==> flow/design.v (excerpt) <==
    module apb_uart (
    input  wire        pclk,
    input  wire        presetn,
    input  wire [31:0] paddr,
    input  wire        psel,
    input  wire        penable,
    input  wire        pwrite,
    input  wire [31:0] pwdata,
    output reg  [31:0] prdata,
    output wire        pready,
    output wire        pslverr,
    output wire        tx_o,
    input  wire        rx_i
);
For scale: roughly 380 flip-flops, ~110 I/O pins.
export LEC_CHECK = 0
export ABC_AREA = 1
export CAP_MARGIN = 20
export CORE_MARGIN = 2
export CORE_UTILIZATION = 72
export CTS_CLUSTER_DIAMETER = 361
export CTS_CLUSTER_SIZE = 15
export GPL_ROUTABILITY_DRIVEN = 0
export PLACE_DENSITY_LB_ADDON = 0.01
export SLEW_MARGIN = 20
create_clock -name core_clock -period 2.73 [get_ports {pclk}]
run.sh (not shown) runs the stock make flow with config.mk's settings and CLKGATE_MAP_FILE=.
The baseline finished but failed the layout checks on setup timing.
Change:
Settings changed: CTS_CLUSTER_DIAMETER 361 to 362, GPL_ROUTABILITY_DRIVEN 0 to unset.
Clock period 2.73 ns to 2.72 ns, I/O delays scaled along.
This time the run finished but fails on hold timing, setup timing.
Via count climbs by 0.50%.
Final cell count barely changes.
Routed wire length hardly moves.
Die area does not change.
Setup slack got worse by 0.055 ns.
Synthesized area is unchanged.
Final area goes down by 0.40%.
Combinational power hardly moves.

========
lagoon:
Starting RTL as in the previous note.
==> flow/config.mk <==
export PLATFORM = sky130hd
export DESIGN_NAME = apb_uart
export DESIGN_NICKNAME = apb_uart
export VERILOG_FILES = /design/flow/design.v
export SDC_FILE = /design/flow/constraint.sdc
export NUM_CORES = 4
export LEC_CHECK = 0
export ABC_AREA = 1
export CAP_MARGIN = 35
export CELL_PAD_IN_SITES_GLOBAL_PLACEMENT = 2
export CORE_ASPECT_RATIO = 1.89
export CORE_MARGIN = 10
export CORE_UTILIZATION = 31
export CTS_CLUSTER_DIAMETER = 22
export GPL_ROUTABILITY_DRIVEN = 1
export MIN_ROUTING_LAYER = met2
export PLACE_DENSITY_LB_ADDON = 0.02
export SETUP_SLACK_MARGIN = -0.09
export SLEW_MARGIN = 5
==> flow/constraint.sdc <==
create_clock -name core_clock -period 3.0 [get_ports {pclk}]
set_input_delay 0.6000 -clock core_clock [delete_from_list [all_inputs] [get_ports {pclk}]]
set_output_delay 0.6000 -clock core_clock [all_outputs]
set_load 0.01 [all_outputs]
Final checks on lagoon, whose flow otherwise completed, came back failing, citing setup timing.
[inputs] cedar vs lagoon
Settings: PLACE_DENSITY_LB_ADDON no longer set, was 0.02; CORE_ASPECT_RATIO no longer set, was 1.89; CELL_PAD_IN_SITES_GLOBAL_PLACEMENT no longer set, was 2; CAP_MARGIN now 20, was 35; SETUP_SLACK_MARGIN no longer set, was -0.09; ABC_AREA no longer set, was 1; GPL_ROUTABILITY_DRIVEN no longer set, was 1; MAX_ROUTING_LAYER now met4, previously not set; CTS_CLUSTER_DIAMETER no longer set, was 22; CORE_UTILIZATION now 65, was 31; CORE_MARGIN now 2, was 10; SLEW_MARGIN now 20, was 5; MIN_ROUTING_LAYER no longer set, was met2; the clock period (ns, I/O delays scaled along) now 4.51, was 3.0.
==> comparison <==
cedar: full flow OK, the timing, design-rule and antenna checks passed
The launch point of the critical path comes out u_rx_fifo.rd_ptr[0] in one run and u_rx_fifo.rd_ptr[1] in the other, namely in lagoon and cedar respectively.
Per the comparison of cedar with lagoon, mapped cell area -0.62%, fraction of the cycle the final worst path needs -20 points.
The higher power after layout of cedar and lagoon is in lagoon.

========
The RTL this note starts from:
==> flow/design.v <==
module baud_gen #(
    parameter DIV_WIDTH = 20
)(
    input  wire                 clk,
    input  wire                 rst_n,
    input  wire [DIV_WIDTH-1:0] divisor,
    output reg                  tick_16x
);
    reg [DIV_WIDTH-1:0] counter;
    always @(posedge clk or negedge rst_n) begin
        if (!rst_n) begin
            counter  <= 0;
            tick_16x <= 0;
        end else begin
            if (divisor <= 1) begin
                tick_16x <= 1'b0;
                counter  <= 0;
            end
            else if (counter == divisor - 1) begin
                tick_16x <= 1'b1;
                counter  <= 0;
            end 
            else begin
                tick_16x <= 1'b0;
                counter  <= counter + 1;
            end
        end
    end
endmodule
module sync_fifo #(
    parameter DATA_WIDTH = 8,
    parameter DEPTH      = 16
)(
    input  wire                  clk,
    input  wire                  rst_n,
    input  wire                  wr_en,
    input  wire [DATA_WIDTH-1:0] din,
    input  wire                  rd_en,
    output wire [DATA_WIDTH-1:0] dout,  
    output wire                  full,
    output wire                  empty
);
    localparam PTR_WIDTH = $clog2(DEPTH);
    reg [DATA_WIDTH-1:0] mem [0:DEPTH-1];
    reg [PTR_WIDTH:0]    count;
    reg [PTR_WIDTH-1:0]  wr_ptr, rd_ptr;
    assign dout  = mem[rd_ptr];
    assign full  = (count == DEPTH);
    assign empty = (count == 0);
    always @(posedge clk or negedge rst_n) begin
        if (!rst_n) begin
            count  <= 0;
            wr_ptr <= 0;
            rd_ptr <= 0;
        end else begin
            case ({wr_en && !full, rd_en && !empty})
                2'b10: begin  
                    mem[wr_ptr] <= din;
                    wr_ptr      <= (wr_ptr == DEPTH-1) ? 0 : wr_ptr + 1;
                    count       <= count + 1;
                end
                2'b01: begin  
                    rd_ptr      <= (rd_ptr == DEPTH-1) ? 0 : rd_ptr + 1;
                    count       <= count - 1;
                end
                2'b11: begin  
                    mem[wr_ptr] <= din;
                    wr_ptr      <= (wr_ptr == DEPTH-1) ? 0 : wr_ptr + 1;
                    rd_ptr      <= (rd_ptr == DEPTH-1) ? 0 : rd_ptr + 1;
                end
                default: ; 
            endcase
        end
    end
endmodule
module uart_tx (
    input  wire       clk,
    input  wire       rst_n,
    input  wire       tx_start,     
    input  wire [7:0] din,          
    input  wire       s_tick,
    output reg        tx_busy,     
    output reg        tx
);
    localparam [1:0] IDLE=0, START=1, DATA=2, STOP=3;
    reg [1:0] state, next_state;
    reg [3:0] s_count;
    reg [2:0] n_count;
    reg [7:0] tx_reg;
    always @(posedge clk or negedge rst_n) begin
        if (!rst_n) begin
            state   <= IDLE;
            s_count <= 0;
            n_count <= 0;
            tx_reg  <= 0;
            tx      <= 1'b1;
        end else begin
            state <= next_state;
            case (state)
                IDLE: begin
                    tx <= 1'b1;
                    if (tx_start) begin
                        tx_reg  <= din;
                        s_count <= 0;
                    end
                end
                START: begin
                    tx <= 1'b0;
                    n_count <= 0; 
                    if (s_tick) s_count <= (s_count == 15) ? 0 : s_count + 1;
                end
                DATA: begin
                    tx <= tx_reg[0];  
                    if (s_tick) begin
                        if (s_count == 15) begin
                            s_count <= 0;
                            tx_reg  <= tx_reg >> 1;
                            if (n_count < 7) n_count <= n_count + 1;
                        end else s_count <= s_count + 1;
                    end
                end
                STOP: begin
                    tx <= 1'b1;
                    if (s_tick) begin
                        if (s_count == 15) s_count <= 0;
                        else s_count <= s_count + 1;
                    end
                end
            endcase
        end
    end
    always @(*) begin
        next_state = state;
        tx_busy    = 1'b1; 
        case (state)
            IDLE: begin
                tx_busy = 1'b0; 
                if (tx_start) next_state = START;
            end
            START: if (s_tick && s_count == 15) next_state = DATA;
            DATA:  if (s_tick && s_count == 15 && n_count == 7) next_state = STOP;
            STOP:  if (s_tick && s_count == 15) next_state = IDLE;
        endcase
    end
endmodule
module uart_rx (
    input  wire       clk,
    input  wire       rst_n,
    input  wire       rx,          
    input  wire       s_tick,
    output reg  [7:0] dout,
    output reg        rx_done_tick
);
    localparam [1:0] IDLE=0, START=1, DATA=2, STOP=3;
    reg [1:0] state, next_state;
    reg [3:0] s_count;
    reg [2:0] n_count;
    reg [7:0] rx_reg;
    always @(posedge clk or negedge rst_n) begin
        if (!rst_n) begin
            state   <= IDLE;
            s_count <= 0;
            n_count <= 0;
            rx_reg  <= 0;
            dout    <= 0;
            rx_done_tick <= 0;
        end else begin
            state <= next_state;
            rx_done_tick <= 1'b0;
            case (state)
                IDLE: if (~rx) s_count <= 0;
                START: begin
                    n_count <= 0;  
                    if (s_tick) s_count <= (s_count == 7) ? 0 : s_count + 1;
                end
                DATA: if (s_tick) begin
                    if (s_count == 15) begin
                        s_count <= 0;
                        rx_reg <= {rx, rx_reg[7:1]};
                        if (n_count < 7) n_count <= n_count + 1;
                    end else s_count <= s_count + 1;
                end
                STOP: if (s_tick) begin
                    if (s_count == 15) begin
                         rx_done_tick <= 1'b1;
                         dout <= rx_reg;
                         s_count <= 0;
                    end else s_count <= s_count + 1;
                end
            endcase
        end
    end
    always @(*) begin
        next_state = state;
        case (state)
            IDLE:  if (~rx) next_state = START;
            START: if (s_tick && s_count == 7) next_state = (~rx) ? DATA : IDLE;
            DATA:  if (s_tick && s_count == 15 && n_count == 7) next_state = STOP;
            STOP:  if (s_tick && s_count == 15) next_state = IDLE;
        endcase
    end
endmodule
    module apb_uart (
    input  wire        pclk,
    input  wire        presetn,
    input  wire [31:0] paddr,
    input  wire        psel,
    input  wire        penable,
    input  wire        pwrite,
    input  wire [31:0] pwdata,
    output reg  [31:0] prdata,
    output wire        pready,
    output wire        pslverr,
    output wire        tx_o,
    input  wire        rx_i
);
    initial begin
        if (16 < 2) $error("FIFO DEPTH must be >= 2");
    end
    wire rst_n = presetn; 
    assign pready  = 1'b1;   
    assign pslverr = 1'b0;
    reg rx_sync1, rx_sync2;
    always @(posedge pclk or negedge rst_n) begin
        if (!rst_n) begin
            rx_sync1 <= 1'b1;
            rx_sync2 <= 1'b1;
        end else begin
            rx_sync1 <= rx_i;
            rx_sync2 <= rx_sync1; 
        end
    end
    reg  [19:0] baud_divisor;
    wire        s_tick;
    wire [7:0]  tx_fifo_out, rx_fifo_out, rx_data_raw;
    wire        tx_full, tx_empty, rx_full, rx_empty;
    wire        rx_done_tick;
    wire        uart_tx_busy;
    reg         tx_fifo_rd_en;
    reg         uart_tx_start;
    reg  [7:0]  uart_tx_data_latched;
    wire wr_en = psel & penable & pwrite;
    wire rd_en = psel & penable & ~pwrite;
    wire [3:0] addr = paddr[3:0];
    localparam [1:0] S_TX_IDLE = 0, S_TX_POP = 1, S_TX_START = 2;
    reg [1:0] tx_fsm_state;
    always @(posedge pclk or negedge rst_n) begin
        if (!rst_n) begin
            tx_fsm_state   <= S_TX_IDLE;
            tx_fifo_rd_en  <= 0;
            uart_tx_start  <= 0;
            uart_tx_data_latched <= 0;
        end else begin
            tx_fifo_rd_en <= 0;
            uart_tx_start <= 0;
            case (tx_fsm_state)
                S_TX_IDLE: begin
                    if (!tx_empty && !uart_tx_busy && !uart_tx_start) begin  
                        tx_fifo_rd_en <= 1; 
                        uart_tx_data_latched <= tx_fifo_out;
                        tx_fsm_state <= S_TX_START;
                    end
                end
                S_TX_START: begin
                    uart_tx_start <= 1; 
                    tx_fsm_state  <= S_TX_IDLE;
                end
                default: tx_fsm_state <= S_TX_IDLE;
            endcase
        end
    end
    always @(posedge pclk or negedge rst_n) begin
        if (!rst_n) baud_divisor <= 20'd325;
        else if (wr_en && addr == 4'h08) baud_divisor <= pwdata[19:0];
    end
    always @(*) begin
        prdata = 32'b0;
        case (addr)
            4'h00: prdata = {24'b0, rx_fifo_out}; 
            4'h04: prdata = {30'b0, rx_empty, tx_full};
            4'h08: prdata = {12'b0, baud_divisor};
            default: prdata = 32'b0;
        endcase
    end
    baud_gen #(.DIV_WIDTH(20)) u_baud (
        .clk(pclk), .rst_n(rst_n),
        .divisor(baud_divisor), .tick_16x(s_tick)
    );
    sync_fifo #(.DATA_WIDTH(8), .DEPTH(16)) u_tx_fifo (
        .clk(pclk), .rst_n(rst_n),
        .wr_en(wr_en && (addr == 4'h00)),
        .din(pwdata[7:0]),
        .rd_en(tx_fifo_rd_en), 
        .dout(tx_fifo_out), 
        .full(tx_full), .empty(tx_empty)
    );
    uart_tx u_tx (
        .clk(pclk), .rst_n(rst_n),
        .tx_start(uart_tx_start),
        .din(uart_tx_data_latched),
        .s_tick(s_tick),
        .tx_busy(uart_tx_busy),
        .tx(tx_o)
    );
    sync_fifo #(.DATA_WIDTH(8), .DEPTH(16)) u_rx_fifo (
        .clk(pclk), .rst_n(rst_n),
        .wr_en(rx_done_tick),
        .din(rx_data_raw),
        .rd_en(rd_en && (addr == 4'h00)),
        .dout(rx_fifo_out),
        .full(rx_full), .empty(rx_empty)
    );
    uart_rx u_rx (
        .clk(pclk), .rst_n(rst_n),
        .rx(rx_sync2), 
        .s_tick(s_tick),
        .dout(rx_data_raw),
        .rx_done_tick(rx_done_tick)
    );
endmodule
Settings: LEC_CHECK=0, ABC_AREA=1, CAP_MARGIN=35, CORE_ASPECT_RATIO=1.03, CORE_MARGIN=2, CORE_UTILIZATION=72, CTS_CLUSTER_DIAMETER=354, CTS_CLUSTER_SIZE=24, GPL_ROUTABILITY_DRIVEN=0, MIN_ROUTING_LAYER=met1, PLACE_DENSITY_LB_ADDON=0.01, SETUP_SLACK_MARGIN=-0.09, SLEW_MARGIN=20; clock period 2.71 ns.
The starting point completed and failed the layout checks on negative setup slack.
Change:
Settings changed: ABC_AREA 1 to unset, CAP_MARGIN 35 to 20, CORE_ASPECT_RATIO 1.03 to unset, CORE_UTILIZATION 72 to 40, CTS_CLUSTER_DIAMETER 354 to unset, CTS_CLUSTER_SIZE 24 to unset, GPL_ROUTABILITY_DRIVEN 0 to unset, MIN_ROUTING_LAYER met1 to unset, PLACE_DENSITY_LB_ADDON 0.01 to unset, SETUP_SLACK_MARGIN -0.09 to unset.
Clock period 2.71 ns to 6.0 ns, I/O delays scaled along.
Result:
- The new run finished clean
- clock power goes down by about 15%
- design area is lower by about 1.1%
- global-route usage goes down by 15 points
- sequential share of layout area is higher by 0.60 points
Change:
Settings changed: ABC_AREA set to 1, CORE_UTILIZATION 40 to 68, CTS_CLUSTER_DIAMETER set to 355.
Clock period 6.0 ns to 2.79 ns, I/O delays scaled along.
=>
- Now the flow completed, yet does not pass: negative setup slack
- power rises by 100%
- wire length rises by 9.3%
- via count rises by 19%
- flip-flop count is unchanged
- critical path depth rises by 4
- count of clock-buffer cells in the layout stays the same
- worst setup slack is worse by 1.4 ns
- worst hold slack is worse by 0.26 ns
- sequential share of layout area falls by 2.7 points
- core utilization rises by 36 points
Change:
Settings changed: CTS_CLUSTER_DIAMETER 355 to unset, CTS_CLUSTER_SIZE set to 15.
Clock period 2.79 ns to 2.72 ns, I/O delays scaled along.
What happened: The changed run reached the layout checks and failed them: negative setup slack; worst hold slack loses 0.033 ns; synthesized cell count does not change; via count rose slightly; non-clock buffer count rose by 15.

========
// apb_uart: RTL as listed in full above, without the edits since
clock: 2.76 ns
lec_check: 0
abc_area: 1
cap_margin: 20
core_margin: 2
core_utilization: 72
cts_cluster_diameter: 343
cts_cluster_size: 10
place_density: 0.86
slew_margin: 20
The baseline completed and failed the layout checks on setup timing.
Edit:
Settings changed: CORE_UTILIZATION 72 to 17, CTS_CLUSTER_DIAMETER 343 to unset, CTS_CLUSTER_SIZE 10 to unset, PLACE_DENSITY 0.86 to unset, PLACE_DENSITY_LB_ADDON set to 0.14.
Clock period 2.76 ns to 7.75 ns, I/O delays scaled along.
Result:
- Now the flow passed the timing, design-rule and antenna checks
- non-clock buffer count fell by 129
- combinational power fell by 76%
- cell area barely changes
- die size rose to 4.1 times its value
- via count fell by 24%
- synthesized cell count stays the same
- synthesized area is unchanged
- clock skew fell by 0.014 ns
- first-iteration DRC count fell by 75%
- total power fell by 65%
Edit:
Settings changed: CORE_UTILIZATION 17 to 68, CTS_CLUSTER_DIAMETER set to 361, PLACE_DENSITY_LB_ADDON 0.14 to unset.
Clock period 7.75 ns to 2.73 ns, I/O delays scaled along.
Result:
- The changed run reached the layout checks and failed them: setup timing
- sequential share of layout area rose by 0.45 points
- setup slack got worse by 2.8 ns
- wire length fell by 13%
- critical path depth rose by 1
- count of clock-buffer cells in the layout fell by 14
- final area fell by 0.83%
- final cell count fell by 29%
- sequential power rose to 2.8 times its value
- global-route usage rose by 24 points
No activity file was given, so power comes from the tool's default toggle rates.
